// joltage
module joltage #(parameter int LENGTH = 100) (
    input logic clk, rst, start, data_valid,
    input logic [4*LENGTH-1:0] line_flat,
    output logic [15:0] joltage1_out,
    output logic [63:0] joltage2_out,
    output logic done
    );
export LEC_CHECK = 0
export ABC_AREA = 1
export CAP_MARGIN = 20
export CORE_MARGIN = 2
export CORE_UTILIZATION = 72
export CTS_CLUSTER_DIAMETER = 395
export CTS_CLUSTER_SIZE = 100
export HOLD_SLACK_MARGIN = 0.29
export SETUP_SLACK_MARGIN = 1.86
export SLEW_MARGIN = 20
create_clock -name core_clock -period 6.35 [get_ports {clk}]
run.sh (not shown) runs the stock make flow with config.mk's settings and CLKGATE_MAP_FILE=.
The baseline did not get past detailed placement.
Change:
ABC_AREA = not set   (was 1)
CTS_CLUSTER_DIAMETER = not set   (was 395)
CTS_CLUSTER_SIZE = not set   (was 100)
HOLD_SLACK_MARGIN = not set   (was 0.29)
MAX_ROUTING_LAYER = met4   (was not set)
PLACE_DENSITY = 0.63   (was not set)
SETUP_SLACK_MARGIN = not set   (was 1.86)
clock period = 23.1 ns   (was 6.35 ns; I/O delays follow)
What happened:
- Now the flow did not get past global routing
- synthesized area drops by 7.6%
- die area came out lower by 7.5%
- synthesized cell count fell by 23%
Change:
CORE_UTILIZATION = 40   (was 72)
MAX_ROUTING_LAYER = not set   (was met4)
PLACE_DENSITY = not set   (was 0.63)
clock period = 25.0 ns   (was 23.1 ns; I/O delays follow)
- With this change the flow went through all stages and came out clean
- area after synthesis is unchanged
- die area is higher by 79%
- synthesized cell count is unchanged
Change:
CORE_UTILIZATION = 62   (was 40)
clock period = 24.1 ns   (was 25.0 ns; I/O delays follow)
What happened: Cell count came out lower by 6.8%; utilization grows by 26 points; cell area stays flat; clock-buffer cell count went down by 3; global-route usage climbs by 9.8 points; flip-flop count does not change; clock skew increases by 0.0099 ns; non-clock buffer count went up by 25.

* * *

Setup of try-yarrow:
Starting RTL as in the previous note.
Design joltage, start of the top module:
module joltage #(parameter int LENGTH = 100) (
    input logic clk, rst, start, data_valid,
    input logic [4*LENGTH-1:0] line_flat,
    output logic [15:0] joltage1_out,
    output logic [63:0] joltage2_out,
    output logic done
    );
    logic [3:0] line [0:LENGTH-1];
    genvar k;
    generate
        for (k = 0; k < LENGTH; k++) begin : unflatten
            assign line[k] = line_flat[4*k +: 4];
        end
    endgenerate
    parameter IDLE   = 4'b000_0,
              DATA   = 4'b001_0,
              CALC_1 = 4'b010_0,
              CALC_2 = 4'b011_0,
              SUM    = 4'b100_0,
              DONE   = 4'b101_1;
    logic [3:0] state;
    assign done = state[0];
    logic [3:0] buffer [0:LENGTH-1-2];
    logic [3:0] shift_last;
    assign shift_last = buffer[LENGTH-1-2];
    logic [$clog2(LENGTH)-1:0] counter;
    logic [3:0] p1_curr_jolt [0:1];
    logic p1_jolt_en [0:1];
    always_comb begin : p1_comb 
        p1_jolt_en[0] = shift_last >= p1_curr_jolt[0];
        p1_jolt_en[1] = (p1_curr_jolt[0] >= p1_curr_jolt[1]) && p1_jolt_en[0];
    end
    always_ff @(posedge clk) begin : p1_seq
        if (state == DATA) begin
            p1_curr_jolt[0] <= line[LENGTH-2];
            p1_curr_jolt[1] <= line[LENGTH-1];
        end
  ...
Settings: LEC_CHECK=0, CAP_MARGIN=0, CORE_MARGIN=2, CORE_UTILIZATION=72, MAX_ROUTING_LAYER=met4, PLACE_DENSITY=0.63, SLEW_MARGIN=20; clock period 23.1 ns.
try-yarrow failed in global routing with ODB-0269.
Relative to try-yarrow, the following input files were edited for try-umber:
# try-yarrow
export LEC_CHECK = 0
export CAP_MARGIN = 0
export CORE_MARGIN = 2
export CORE_UTILIZATION = 72
export MAX_ROUTING_LAYER = met4
export PLACE_DENSITY = 0.63
export SLEW_MARGIN = 20
create_clock -name core_clock -period 23.1 [get_ports {clk}]
# try-umber
export LEC_CHECK = 0
export CAP_MARGIN = 5
export CORE_MARGIN = 2
export CORE_UTILIZATION = 72
export MAX_ROUTING_LAYER = met4
export PLACE_DENSITY = 0.63
export SLEW_MARGIN = 20
create_clock -name core_clock -period 23.1 [get_ports {clk}]
--- outcome ---
- As the logs show, try-umber stopped at global routing after a tool error, so it never reached the end of the flow.
- Reported for try-umber and try-yarrow, number of post-CTS setup repair buffers turned out identical to the last digit.
- Portion of netlist area occupied by mux cells: try-umber vs try-yarrow — no meaningful difference
- Comparing try-yarrow against try-umber, there is no change at all in number of cells upsized or downsized after cts.
- As far as worst-case setup slack after placement goes, try-umber and try-yarrow are indistinguishable; the numbers are identical.
- As far as height of the chip goes, try-yarrow and try-umber are indistinguishable; the numbers are identical.
Relative to try-umber, the following input files were edited for try-lagoon:
# try-umber
export LEC_CHECK = 0
export CAP_MARGIN = 5
export CORE_MARGIN = 2
export CORE_UTILIZATION = 72
export MAX_ROUTING_LAYER = met4
export PLACE_DENSITY = 0.63
export SLEW_MARGIN = 20
create_clock -name core_clock -period 23.1 [get_ports {clk}]
# try-lagoon
export LEC_CHECK = 0
export ABC_AREA = 1
export CAP_MARGIN = 20
export CORE_MARGIN = 2
export CORE_UTILIZATION = 72
export CTS_CLUSTER_DIAMETER = 395
export CTS_CLUSTER_SIZE = 100
export SETUP_SLACK_MARGIN = 1.91
export SLEW_MARGIN = 20
create_clock -name core_clock -period 6.35 [get_ports {clk}]
Results
Of try-lagoon and try-umber, try-umber shows the higher mean cell area of the mapped netlist, with try-lagoon below it.
try-lagoon: placeable core area is about 8% higher than what try-umber reported.
Comparing try-lagoon and try-umber, the higher adder and majority cell fraction of the synthesized area was measured on try-umber.
There was hardly any difference in initial core utilization between try-umber and try-lagoon.
For try-lagoon, the flow was terminated by a tool error in detailed placement and produced no final design.
Diff try-umber -> try-lagoon | die size | increase of 8.2%
Compared with try-umber, try-lagoon shows a number of placement rows that is 4.2% higher.
Of try-lagoon and try-umber, try-umber shows the lower chip area in the Yosys report, with try-lagoon above it.
The inputs of try-juniper differ from those of try-lagoon as listed below.
# try-lagoon
export LEC_CHECK = 0
export ABC_AREA = 1
export CAP_MARGIN = 20
export CORE_MARGIN = 2
export CORE_UTILIZATION = 72
export CTS_CLUSTER_DIAMETER = 395
export CTS_CLUSTER_SIZE = 100
export SETUP_SLACK_MARGIN = 1.91
export SLEW_MARGIN = 20
create_clock -name core_clock -period 6.35 [get_ports {clk}]
# try-juniper
export LEC_CHECK = 0
export CAP_MARGIN = 20
export CORE_MARGIN = 2
export CORE_UTILIZATION = 40
export SLEW_MARGIN = 20
create_clock -name core_clock -period 24.1 [get_ports {clk}]
[summary]
try-juniper completed end to end with timing, DRC and antenna clean.
Taking try-lagoon as 1.0, try-juniper lands at 1.7 on chip area.
From try-lagoon to try-juniper the numbers moved as follows: height of the chip went up.
The yosys stat chip area in try-juniper sits 7.6% below the value recorded for try-lagoon.
Input changes introduced in try-maple (baseline for comparison: try-juniper):
# try-juniper
export LEC_CHECK = 0
export CAP_MARGIN = 20
export CORE_MARGIN = 2
export CORE_UTILIZATION = 40
export SLEW_MARGIN = 20
create_clock -name core_clock -period 24.1 [get_ports {clk}]
# try-maple
export LEC_CHECK = 0
export ABC_AREA = 1
export CAP_MARGIN = 20
export CORE_MARGIN = 2
export CORE_UTILIZATION = 72
export CTS_CLUSTER_DIAMETER = 395
export CTS_CLUSTER_SIZE = 100
export SETUP_SLACK_MARGIN = 1.36
export SLEW_MARGIN = 20
create_clock -name core_clock -period 6.35 [get_ports {clk}]
==> results <==
- Status: try-maple FAILED at detailed placement (tool error)
- Count of unique library cells instantiated by Yosys (higher): try-juniper
- try-maple against try-juniper: per-instance average area after synthesis lost about 17%, parity-gate share of the synthesized area counting xor and xnor cells lost 2.8 points.
- try-maple vs. try-juniper: share of the core filled by cells before placement went up by 32 points.
- As far as register bit total from synthesis goes, try-maple and try-juniper are indistinguishable; the numbers are identical.
- try-maple against try-juniper: post-synthesis cell area moved up; post-synthesis chip area from yosys rose by about 8%.

* * *

== run 1 ==
The RTL this note starts from:
==> flow/design.v <==
module joltage #(parameter int LENGTH = 100) (
    input logic clk, rst, start, data_valid,
    input logic [4*LENGTH-1:0] line_flat,
    output logic [15:0] joltage1_out,
    output logic [63:0] joltage2_out,
    output logic done
    );
    logic [3:0] line [0:LENGTH-1];
    genvar k;
    generate
        for (k = 0; k < LENGTH; k++) begin : unflatten
            assign line[k] = line_flat[4*k +: 4];
        end
    endgenerate
    parameter IDLE   = 4'b000_0,
              DATA   = 4'b001_0,
              CALC_1 = 4'b010_0,
              CALC_2 = 4'b011_0,
              SUM    = 4'b100_0,
              DONE   = 4'b101_1;
    logic [3:0] state;
    assign done = state[0];
    logic [3:0] buffer [0:LENGTH-1-2];
    logic [3:0] shift_last;
    assign shift_last = buffer[LENGTH-1-2];
    logic [$clog2(LENGTH)-1:0] counter;
    logic [3:0] p1_curr_jolt [0:1];
    logic p1_jolt_en [0:1];
    always_comb begin : p1_comb 
        p1_jolt_en[0] = shift_last >= p1_curr_jolt[0];
        p1_jolt_en[1] = (p1_curr_jolt[0] >= p1_curr_jolt[1]) && p1_jolt_en[0];
    end
    always_ff @(posedge clk) begin : p1_seq
        if (state == DATA) begin
            p1_curr_jolt[0] <= line[LENGTH-2];
            p1_curr_jolt[1] <= line[LENGTH-1];
        end
        else if (state == CALC_1 || state == CALC_2) begin
            p1_curr_jolt[0] <= p1_jolt_en[0] ? shift_last : p1_curr_jolt[0];
            p1_curr_jolt[1] <= p1_jolt_en[1] ? p1_curr_jolt[0] : p1_curr_jolt[1];
        end
        if (state == IDLE)
            joltage1_out <= 16'd0;
        else if (state == SUM)
            joltage1_out <= joltage1_out + p1_curr_jolt[0] * 4'd10 + p1_curr_jolt[1];
    end
    logic [3:0] p2_curr_jolt [0:11];
    logic p2_jolt_en [0:11];
    always_comb begin : p2_comb
        p2_jolt_en[0] = (shift_last >= p2_curr_jolt[0]);
        for (int z = 1; z < 12; z++) begin
            p2_jolt_en[z] = (p2_curr_jolt[z-1] >= p2_curr_jolt[z]) && p2_jolt_en[z-1];
        end
    end
    genvar i;
    generate
        for (i = 0; i < 12; i++) begin
            always_ff @(posedge clk) begin : p2_seq
                if (state == DATA) begin
                    p2_curr_jolt[i] <= line[LENGTH-12+i];
                end
                else if (state == CALC_2) begin
                    if (i == 0)
                        p2_curr_jolt[i] <= p2_jolt_en[i] ? shift_last : p2_curr_jolt[i];
                    else
                        p2_curr_jolt[i] <= p2_jolt_en[i] ? p2_curr_jolt[i-1] : p2_curr_jolt[i];
                end
            end
        end
    endgenerate
    logic [39:0] stage1, stage2, stage3, stage4, stage5, stage6;
    logic [39:0] stage7, stage8, stage9, stage10, stage11, stage12;
    always_comb begin : mult_add  
        stage1  = p2_curr_jolt[0];
        stage2  = (stage1  * 10) + p2_curr_jolt[1];
        stage3  = (stage2  * 10) + p2_curr_jolt[2];
        stage4  = (stage3  * 10) + p2_curr_jolt[3];
        stage5  = (stage4  * 10) + p2_curr_jolt[4];
        stage6  = (stage5  * 10) + p2_curr_jolt[5];
        stage7  = (stage6  * 10) + p2_curr_jolt[6];
        stage8  = (stage7  * 10) + p2_curr_jolt[7];
        stage9  = (stage8  * 10) + p2_curr_jolt[8];
        stage10 = (stage9  * 10) + p2_curr_jolt[9];
        stage11 = (stage10 * 10) + p2_curr_jolt[10];
        stage12 = (stage11 * 10) + p2_curr_jolt[11];
    end
    always_ff @(posedge clk) begin : p2_joltage_sum
        if (state == IDLE)
            joltage2_out <= 64'd0;
        else if (state == SUM) begin
            joltage2_out <= joltage2_out + stage12;
        end
    end
    always_ff @(posedge clk) begin : counter_logic
        if (state == DATA)
            counter <= '0;
        else if (state == CALC_1 || state == CALC_2)
            counter <= counter + 1'b1;
    end
    genvar j;
    generate
        for (j = 0; j < LENGTH-2; j++) begin
            always_ff @(posedge clk) begin : shift_reg
                if ((state == DATA) && data_valid) begin
                    buffer[j] <= line[j];
                end
                if (state == CALC_1 || state == CALC_2) begin
                    buffer[j] <= buffer[j-1];
                    if (j == 0)
                        buffer[j] <= 4'd0;
                end
            end
        end
    endgenerate
    always_ff @(posedge clk) begin : state_transitions
        if (rst) begin
            state <= IDLE;
        end
        else begin
            case (state)
                IDLE: state <= start ? DATA : IDLE;
                DATA: state <= data_valid ? CALC_1 : DATA;
                CALC_1: state <= counter == 4'd9 ? CALC_2 : CALC_1;
                CALC_2: state <= counter == LENGTH - 2'd3 ? SUM : CALC_2;
                SUM: state <= DONE;
                DONE: state <= start ? DATA : DONE;
                default : ;
            endcase
        end
    end
endmodule
clock: 13.9 ns
lec_check: 0
cap_margin: 25
core_margin: 2
core_utilization: 66
cts_cluster_size: 58
min_routing_layer: met1
setup_slack_margin: 3.72
slew_margin: 20
tns_end_percent: 25
The log for run 1 ends in clock tree synthesis (4_1_cts) with error DPL-0033, so the run never completed.
Here is what was changed in the inputs of run 2 compared with run 1.
Settings: MIN_ROUTING_LAYER changed from met1 to met2; ABC_AREA newly set to 1; HOLD_SLACK_MARGIN newly set to 0.22; SETUP_SLACK_MARGIN changed from 3.72 to -0.07; CORE_ASPECT_RATIO newly set to 1.01; CORE_UTILIZATION changed from 66 to 20; CTS_CLUSTER_SIZE changed from 58 to 11; TNS_END_PERCENT changed from 25 to 60; CELL_PAD_IN_SITES_GLOBAL_PLACEMENT newly set to 2; SLEW_MARGIN changed from 20 to 30; PLACE_DENSITY newly set to 0.45.
==> comparison <==
Cmp run 1 and run 2 / mux share of post-synthesis cell area / higher: run 1
NOTE count of placed standard cells including taps run 1->run 2 increased by more than half
Floorplan die area delta for run 2 relative to run 1: 250% higher
The flow ran to completion for all of run 1 and run 2 but run 1, which stopped partway.
Run 1 never completed; the flow aborted with a tool error in clock tree synthesis (4_1_cts).
Inputs modified between run 2 and run 3:
Settings: a deleted CORE_ASPECT_RATIO that had been 1.01; a deleted ABC_AREA that had been 1; a deleted PLACE_DENSITY that had been 0.45; a change of CTS_CLUSTER_SIZE from 11 to 62; a deleted HOLD_SLACK_MARGIN that had been 0.22; a deleted CELL_PAD_IN_SITES_GLOBAL_PLACEMENT that had been 2.
Results
Core util | run 3 vs run 2 | run 3 lower. Compared with run 2, run 3 shows post-synthesis to final-layout area growth lower by 20 points. Against run 2, run 3 reports a final-layout worst hold slack that is higher. No crash in run 3: every stage finished, but the layout fails its final checks due to setup timing. Global-route usage is lower on run 3. [diff] final cell area excluding filler cells, run 3 relative to run 2: improvement. From run 2 to run 3 the numbers moved as follows: ratio of final minimum period to clock period moved up.
--- input diff run 3..run 4 ---
Settings: MAX_ROUTING_LAYER newly set to met4; MIN_ROUTING_LAYER removed (was met2); SETUP_SLACK_MARGIN removed (was -0.07); CAP_MARGIN changed from 25 to 20; SLEW_MARGIN changed from 30 to 20; CTS_CLUSTER_SIZE removed (was 62); CORE_UTILIZATION changed from 20 to 70; TNS_END_PERCENT removed (was 60); the clock period (ns, I/O delays scaled along) changed from 13.9 to 24.7.
[summary]
Of run 4 and run 3, run 3 shows the lower share of the final layout cell area in sequential cells, with run 4 above it.
[run 4] final non-filler cell area fell about 26% relative to run 3
Run 4: done, clean on timing, DRC and antenna
Comparing run 4 and run 3, the lower total routed wire length on the met1 layer was measured on run 3.
From run 3 to run 4 the numbers moved as follows: worst hold slack went up 0.0060 ns, fmax fell 8.5%, via count of the routed design lost about 35%.
Run 3 → run 4: worst setup slack increased 8.79 ns.
Inputs modified between run 4 and run 5:
Settings: CTS_CLUSTER_SIZE newly set to 58; PLACE_DENSITY newly set to 0.65; CAP_MARGIN changed from 20 to 5; MIN_ROUTING_LAYER newly set to met1; TNS_END_PERCENT newly set to 25; SETUP_SLACK_MARGIN newly set to 3.72; MAX_ROUTING_LAYER removed (was met4); the clock period (ns, I/O delays scaled along) changed from 24.7 to 13.9.
==> comparison <==
- Looking at the logs for run 5 and run 4, the single run that did not finish was run 5.
- Flow for run 5 halted at clock tree synthesis (4_1_cts), error code DPL-0038.
- Measured against each other, run 5 and run 4 differ in area after detailed placement, the higher figure coming from run 5.
- On HPWL reported at the end of detailed placement: run 5 sits above run 4.
- ~same die area in run 5 and run 4
Input changes introduced in run 6 (baseline for comparison: run 5):
Settings: clearing MIN_ROUTING_LAYER, which used to be met1; swapping 5 for 20 in CAP_MARGIN; putting MAX_ROUTING_LAYER at met4 where nothing was set; clearing PLACE_DENSITY, which used to be 0.65; clearing CTS_CLUSTER_SIZE, which used to be 58; clearing TNS_END_PERCENT, which used to be 25; clearing SETUP_SLACK_MARGIN, which used to be 3.72; swapping 13.9 for 23.1 in the clock period (ns, I/O delays scaled along).
Notes after the runs:
In run 6 the implementation ran to completion but is not tape-out ready, as the final checks report setup timing. Re pre-CTS setup slack: run 6 is 8.81 ns up on run 5. Synthesized cell count delta (run 5 -> run 6): insignificant. Reported for run 6 and run 5, area after synthesis turned out identical to the last digit. What run 6 reported for post-detailed-placement cell area has to be multiplied by 1.2 to get the figure for run 5.
